## run A
==> flow/design.v (excerpt) <==
module testpc(
	clock,   
	reset,   
	pc,   
	instruction,   
	mem_data,   
	mem_addr,   
	mem_wdata,   
	mwrite_enable,
	mread_enable,
	regwrite_enable,   
	write_addr,   
	reg_write_data   
	);
Size: ~1700 cells after synthesis, roughly 100 I/O pins.
==> flow/config.mk <==
export PLATFORM = sky130hd
export DESIGN_NAME = testpc
export DESIGN_NICKNAME = testpc
export VERILOG_FILES = /design/flow/design.v
export SDC_FILE = /design/flow/constraint.sdc
export NUM_CORES = 4
export LEC_CHECK = 0
export ABC_AREA = 1
export CAP_MARGIN = 0
export CORE_ASPECT_RATIO = 1.86
export CORE_MARGIN = 9
export CORE_UTILIZATION = 58
export CTS_CLUSTER_DIAMETER = 252
export CTS_CLUSTER_SIZE = 100
export SETUP_SLACK_MARGIN = -0.24
export SLEW_MARGIN = 20
export TNS_END_PERCENT = 20
==> flow/constraint.sdc <==
create_clock -name core_clock -period 16.0 [get_ports {clock}]
set_input_delay 3.2000 -clock core_clock [delete_from_list [all_inputs] [get_ports {clock}]]
set_output_delay 3.2000 -clock core_clock [all_outputs]
set_load 0.01 [all_outputs]
run.sh (not shown) runs the stock make flow with config.mk's settings and CLKGATE_MAP_FILE=.
Input changes introduced in run B (baseline for comparison: run A):
# run A
export LEC_CHECK = 0
export ABC_AREA = 1
export CAP_MARGIN = 0
export CORE_ASPECT_RATIO = 1.86
export CORE_MARGIN = 9
export CORE_UTILIZATION = 58
export CTS_CLUSTER_DIAMETER = 252
export CTS_CLUSTER_SIZE = 100
export SETUP_SLACK_MARGIN = -0.24
export SLEW_MARGIN = 20
export TNS_END_PERCENT = 20
create_clock -name core_clock -period 16.0 [get_ports {clock}]
# run B
export LEC_CHECK = 0
export CAP_MARGIN = 20
export CORE_MARGIN = 2
export CORE_UTILIZATION = 40
export SLEW_MARGIN = 20
create_clock -name core_clock -period 16.0 [get_ports {clock}]
## What came out
- On total of cells resized after clock tree synthesis: between run B and run A, it ends up higher for run B.
- Compared with run A, run B shows a lower global-route usage.
- Synthesized area: run B < run A
- Comparing run B and run A, the higher combinational share of power was measured on run B.
- Largest family of logic cells by area: AND-OR/OR-AND gates -> run B, simple AND/OR/NAND/NOR gates -> run A
- [compare] base=run A new=run B: cell area after layout roughly the same; post-layout period usage of the worst path flat.
- Against run A, power per standard cell area in run B rose by more than 10%.
## Diff of input files: run C against run B
# run B
export LEC_CHECK = 0
export CAP_MARGIN = 20
export CORE_MARGIN = 2
export CORE_UTILIZATION = 40
export SLEW_MARGIN = 20
create_clock -name core_clock -period 16.0 [get_ports {clock}]
# run C
export LEC_CHECK = 0
export CAP_MARGIN = 20
export CORE_ASPECT_RATIO = 1.85
export CORE_MARGIN = 2
export CORE_UTILIZATION = 40
export HOLD_SLACK_MARGIN = 0.26
export PLACE_DENSITY = 0.94
export SETUP_SLACK_MARGIN = -0.82
export SLEW_MARGIN = 20
export TNS_END_PERCENT = 55
create_clock -name core_clock -period 16.0 [get_ports {clock}]
Findings:
- From the logs: run C reached the end of the flow and failed the layout checks with negative setup slack.
- Relative to run B, wire length of the first global-routing pass has gone up in run C.
- Sort run B and run C by transition time of the tightest slew-check pin desc -> top: run C
- Between run C and run B, it is run C whose clock power is higher, by about 4%.
- Taking run B as the reference, in run C final critical-path setup slack went down; instance area after placement went down; summed standard-cell area reported by yosys did not really move.
Modified inputs, run D compared to run C
# run C
export LEC_CHECK = 0
export CAP_MARGIN = 20
export CORE_ASPECT_RATIO = 1.85
export CORE_MARGIN = 2
export CORE_UTILIZATION = 40
export HOLD_SLACK_MARGIN = 0.26
export PLACE_DENSITY = 0.94
export SETUP_SLACK_MARGIN = -0.82
export SLEW_MARGIN = 20
export TNS_END_PERCENT = 55
create_clock -name core_clock -period 16.0 [get_ports {clock}]
# run D
export LEC_CHECK = 0
export ABC_AREA = 1
export CAP_MARGIN = 20
export CELL_PAD_IN_SITES_GLOBAL_PLACEMENT = 0
export CORE_MARGIN = 4
export CORE_UTILIZATION = 40
export CTS_CLUSTER_DIAMETER = 396
export CTS_CLUSTER_SIZE = 98
export PLACE_DENSITY_LB_ADDON = 0.04
export SLEW_MARGIN = 20
export TNS_END_PERCENT = 40
create_clock -name core_clock -period 16.0 [get_ports {clock}]
## What came out
- Between run C and run D, the flow reports maximum clock frequency increasing by a few percent.
- met2 track demand over resource in global routing ends up higher on run C.
- Going from run C to run D, the total wire length after detailed routing was found to have gone up by 3500 um.
- Both conditions hold for run D: the flow ran to the end and the final layout passed the timing, design-rule and antenna checks.
- Run C → run D: portion of total power attributed to combinational logic shows a reduction of 5.4 points; die span in y shows a reduction of 52 um.

========
Starting RTL as in the previous note.
## testpc
module testpc(
	clock,   
	reset,   
	pc,   
	instruction,   
	mem_data,   
	mem_addr,   
	mem_wdata,   
	mwrite_enable,
	mread_enable,
	regwrite_enable,   
	write_addr,   
	reg_write_data   
	);
	input clock, reset;
	input [15:0] instruction, mem_data;
	output [15:0] pc, mem_addr, mem_wdata;
	output [15:0] reg_write_data;
	output mwrite_enable, mread_enable, regwrite_enable;
	output [2:0] write_addr;
	reg [15:0] pc, read_data1, read_data2, ext_imm_data, alu_result;
	reg [15:0] reg_write_data;
	reg [15:0] jump_addr, branch_addr;
	reg [15:0] mwrite_addr, mread_addr;
	reg [6:0] imm_data;
	reg [2:0] read_addr1, read_addr2, write_addr;
	reg [1:0] result_sel;
	reg regwrite_enable, func_sel, imm_sel, mwrite_enable;
	reg mread_enable, memtoreg_sel, jump_enable, branch_enable;
	reg [15:0] reg_table[0:7];
	reg [15:0] c, temp;
	reg c1, c2, s1;
	wire [15:0] b1;
	wire [15:0] and_result, not_result;
	assign mem_addr = alu_result;
	assign mem_wdata = read_data2;
	always@(posedge clock or negedge reset)
	begin
		if(reset == 1'b0)
			pc <= 16'b0000000000000000;
		else if(branch_enable == 1'b1)
		begin
			if(alu_result == 0)
				pc <= pc + branch_addr;
			else
				pc <= pc + 16'b0000000000000001;
		end
		else if(jump_enable == 1'b1)
			pc <= 16'b0000000000000000 + jump_addr;
		else
			pc <= pc + 16'b0000000000000001;
	end
	always@(instruction)
	begin
		begin
			if(instruction[15:13] == 3'b001 && instruction[3:0] <= 4'b0010)   
			begin
  ...
make LEC_CHECK=0 CAP_MARGIN=20 CORE_MARGIN=2 CORE_UTILIZATION=68 SETUP_SLACK_MARGIN=-0.66 SLEW_MARGIN=20 finish   # period 11.0 ns
The first run completed and failed the layout checks on negative setup slack.
Next try:
Settings changed: CTS_CLUSTER_DIAMETER set to 28, CTS_CLUSTER_SIZE set to 36, SETUP_SLACK_MARGIN -0.66 to 2.16.
This time the run stopped in global routing (5_1_grt).
Die area stays the same.
Synthesized cell count is unchanged.
Area after synthesis is unchanged.
Next try:
Settings changed: CORE_UTILIZATION 68 to 25, CTS_CLUSTER_DIAMETER 28 to unset, CTS_CLUSTER_SIZE 36 to unset, SETUP_SLACK_MARGIN 2.16 to unset.
Clock period 11.0 ns to 15.8 ns, I/O delays scaled along.
Now the flow completed with no timing, DRC or antenna violations.
Die area rose to 2.7 times its value.
Area after synthesis stays the same.
Synthesized cell count stays the same.
Next try:
Settings changed: ABC_AREA set to 1, CORE_UTILIZATION 25 to 68, CTS_CLUSTER_SIZE set to 39, HOLD_SLACK_MARGIN set to 0.27.
Clock period 15.8 ns to 8.77 ns, I/O delays scaled along.
What happened: With this change the flow never finished: it broke off in global routing (5_1_grt). Area after synthesis is higher by 4.0%. Die size shrinks by 61%. Synthesized cell count goes up by 32%.
Next try:
Settings changed: ABC_AREA 1 to unset, CORE_UTILIZATION 68 to 40, CTS_CLUSTER_SIZE 39 to unset, HOLD_SLACK_MARGIN 0.27 to unset.
Clock period 8.77 ns to 15.8 ns, I/O delays scaled along.
What happened: With this change the flow produced a clean layout; die area went up by about 60%; synthesized cell count is lower by about 24%; area after synthesis came out lower by 3.9%.
Next try:
Settings changed: CORE_UTILIZATION 40 to 69, CTS_CLUSTER_SIZE set to 32, SETUP_SLACK_MARGIN set to -0.62.
Clock period 15.8 ns to 12.5 ns, I/O delays scaled along.
What happened:
- The changed run finished with negative setup slack left
- global-route usage went up by 23 points
- die area came out lower by well over a third
- non-clock buffer count grows by 59
- area after synthesis does not change
- clock skew fell by 0.0091 ns
- clock power increases by a quarter to a third
- final area grows by a few percent
- wire length went up by a few percent
No activity file was given, so power comes from the tool's default toggle rates.
